==> inputs of willow <==
// milestone1
module milestone1 (
	input logic CLOCK_50_I,                    
	input logic resetn,
	input  logic            M1_en,
	output  logic            M1_end,
	output logic   [17:0]   SRAM_address,
	input  logic   [15:0]   SRAM_read_data,
	output logic   [15:0]   SRAM_write_data,
	output logic            SRAM_we_n
);
Settings: LEC_CHECK=0, ABC_AREA=1, CAP_MARGIN=20, CORE_ASPECT_RATIO=1.43, CORE_MARGIN=2, CORE_UTILIZATION=72, CTS_CLUSTER_DIAMETER=363, CTS_CLUSTER_SIZE=96, PLACE_DENSITY=0.41, SLEW_MARGIN=40; clock period 7.03 ns.
run.sh (not shown) runs the stock make flow with config.mk's settings and CLKGATE_MAP_FILE=.
==> pepper: changes against willow <==
- CORE_ASPECT_RATIO: 1.43 -> default
- CORE_UTILIZATION: 72 -> 38
- CTS_CLUSTER_DIAMETER: 363 -> default
- CTS_CLUSTER_SIZE: 96 -> default
- GPL_ROUTABILITY_DRIVEN: default -> 0
- GPL_TIMING_DRIVEN: default -> 0
- PLACE_DENSITY: 0.41 -> default
- SLEW_MARGIN: 40 -> 20
- TNS_END_PERCENT: default -> 30
==> flow/constraint.sdc (replaced) <==
create_clock -name core_clock -period 13.0 [get_ports {CLOCK_50_I}]
set_input_delay 2.6000 -clock core_clock [delete_from_list [all_inputs] [get_ports {CLOCK_50_I}]]
set_output_delay 2.6000 -clock core_clock [all_outputs]
set_load 0.01 [all_outputs]
==> notes <==
pepper produced a clean layout. willow ended with an error in 5_1_grt.
Synthesized cell count is the same in pepper and willow.
Die area: pepper is higher than willow (about 90%).
Synthesized area is the same in pepper and willow.

* * *

==> onyx: inputs <==
Starting RTL as in the previous note.
Settings: LEC_CHECK=0, ABC_AREA=0, CAP_MARGIN=20, CORE_ASPECT_RATIO=1.62, CORE_MARGIN=2, CORE_UTILIZATION=40, CTS_CLUSTER_DIAMETER=221, GPL_TIMING_DRIVEN=1, MAX_ROUTING_LAYER=met4, MIN_ROUTING_LAYER=met2, SLEW_MARGIN=20, TNS_END_PERCENT=45; clock period 13.6 ns.
==> umber (differences from onyx) <==
Settings changed: ABC_AREA 0 to not set, CAP_MARGIN 20 to 15, CORE_ASPECT_RATIO 1.62 to not set, CORE_UTILIZATION 40 to 65, CTS_CLUSTER_DIAMETER 221 to not set, GPL_TIMING_DRIVEN 1 to not set, MIN_ROUTING_LAYER met2 to not set, TNS_END_PERCENT 45 to not set.
==> flow/constraint.sdc (replaced) <==
create_clock -name core_clock -period 8.44 [get_ports {CLOCK_50_I}]
set_input_delay 1.6880 -clock core_clock [delete_from_list [all_inputs] [get_ports {CLOCK_50_I}]]
set_output_delay 1.6880 -clock core_clock [all_outputs]
set_load 0.01 [all_outputs]
==> notes.md <==
run results: status complete, but fails checks, residual DRC count 6, Finished Core Util 0.438, fin crit share 0.943, setup violators final 0, failed layout checks DRC
That was onyx.
==> notes.md <==
run metrics: status aborted with a tool error, stage reached global routing (5_1_grt), error msg [ERROR GRT-0232] Routing congestion too high. Check the congestion heatmap in the GUI., placed insts 9729, area share, top type 0.237, core area 95300 um^2, DP HPWL 168000 um, clock buffer count from CTS 75, total die size 99000 um^2, Setup Slack @ Placement -1.84 ns
That was umber.

* * *

==> job 3262 <==
Starting RTL as in the previous note.
==> flow/config.mk <==
export PLATFORM = sky130hd
export DESIGN_NAME = milestone1
export DESIGN_NICKNAME = milestone1
export VERILOG_FILES = /design/flow/design.v
export SDC_FILE = /design/flow/constraint.sdc
export NUM_CORES = 4
export LEC_CHECK = 0
export ABC_AREA = 0
export CAP_MARGIN = 15
export CORE_MARGIN = 2
export CORE_UTILIZATION = 72
export CTS_CLUSTER_SIZE = 14
export SETUP_SLACK_MARGIN = 1.63
export SLEW_MARGIN = 20
==> flow/constraint.sdc <==
create_clock -name core_clock -period 5.43 [get_ports {CLOCK_50_I}]
set_input_delay 1.0860 -clock core_clock [delete_from_list [all_inputs] [get_ports {CLOCK_50_I}]]
set_output_delay 1.0860 -clock core_clock [all_outputs]
set_load 0.01 [all_outputs]
==> job 1566: changes against job 3262 <==
==> flow/config.mk (replaced) <==
export PLATFORM = sky130hd
export DESIGN_NAME = milestone1
export DESIGN_NICKNAME = milestone1
export VERILOG_FILES = /design/flow/design.v
export SDC_FILE = /design/flow/constraint.sdc
export NUM_CORES = 4
export LEC_CHECK = 0
export ABC_AREA = 1
export CAP_MARGIN = 20
export CORE_MARGIN = 2
export CORE_UTILIZATION = 40
export CTS_CLUSTER_DIAMETER = 185
export SLEW_MARGIN = 20
==> flow/constraint.sdc (replaced) <==
create_clock -name core_clock -period 13.0 [get_ports {CLOCK_50_I}]
set_input_delay 2.6000 -clock core_clock [delete_from_list [all_inputs] [get_ports {CLOCK_50_I}]]
set_output_delay 2.6000 -clock core_clock [all_outputs]
set_load 0.01 [all_outputs]
==> job 4761: changes against job 3262 <==
==> flow/config.mk (replaced) <==
export PLATFORM = sky130hd
export DESIGN_NAME = milestone1
export DESIGN_NICKNAME = milestone1
export VERILOG_FILES = /design/flow/design.v
export SDC_FILE = /design/flow/constraint.sdc
export NUM_CORES = 4
export LEC_CHECK = 0
export CAP_MARGIN = 20
export CORE_MARGIN = 2
export CORE_UTILIZATION = 40
export SLEW_MARGIN = 20
==> flow/constraint.sdc (replaced) <==
create_clock -name core_clock -period 12.5 [get_ports {CLOCK_50_I}]
set_input_delay 2.5000 -clock core_clock [delete_from_list [all_inputs] [get_ports {CLOCK_50_I}]]
set_output_delay 2.5000 -clock core_clock [all_outputs]
set_load 0.01 [all_outputs]
==> job 6957: changes against job 3262 <==
==> flow/config.mk (replaced) <==
export PLATFORM = sky130hd
export DESIGN_NAME = milestone1
export DESIGN_NICKNAME = milestone1
export VERILOG_FILES = /design/flow/design.v
export SDC_FILE = /design/flow/constraint.sdc
export NUM_CORES = 4
export LEC_CHECK = 0
export CAP_MARGIN = 20
export CORE_MARGIN = 2
export CORE_UTILIZATION = 40
export SETUP_SLACK_MARGIN = 1.73
export SLEW_MARGIN = 20
==> flow/constraint.sdc (replaced) <==
create_clock -name core_clock -period 12.5 [get_ports {CLOCK_50_I}]
set_input_delay 2.5000 -clock core_clock [delete_from_list [all_inputs] [get_ports {CLOCK_50_I}]]
set_output_delay 2.5000 -clock core_clock [all_outputs]
set_load 0.01 [all_outputs]
==> notes.md <==
run metrics: status timing/DRC/antenna clean, area fraction in mux cells around 2.3%, post-synthesis sequential area ratio approximately 25%, Area leader share approximately a quarter, Syn Inst Count roughly 7300, Total GRT Usage 24.6%
# the run above: job 6957

==> notes.md <==
run metrics: RR Startpoint state[5], Area leader share 22.3%, Die Size ~0.17 sq mm, Total GRT Usage approximately a quarter, Critical Path Source Type flop, post-DP HPWL about 180000 microns, Syn Inst Count 9347, Comb/total area ~60%, status timing/DRC/antenna clean, area fraction in mux cells 0.0299%, Max Fanout on Critical Path 19
# the run above: job 1566

==> notes.md <==
run metrics: post-CTS resize count 0, Area leader share around a quarter, status timing/DRC/antenna clean, post-synthesis sequential area ratio 24.6%, area fraction in mux cells under 10%, dominant register cell dfrtp_1, syn_area_per_cell ~8.6 sq um, root buf cell clkbuf_16, Syn Inst Count 7323
# the run above: job 4761

==> notes.md <==
run metrics: status aborted with a tool error, Halt Stage 5_1_grt, tool error [ERROR GRT-0116] Global routing finished with congestion. Check the congestion regions in the DRC Viewer., post-synthesis sequential area ratio roughly a quarter, area fraction in mux cells 2.32%, Area leader share between 20% and 30%, Total GRT Usage between 90% and 100%
# the run above: job 3262

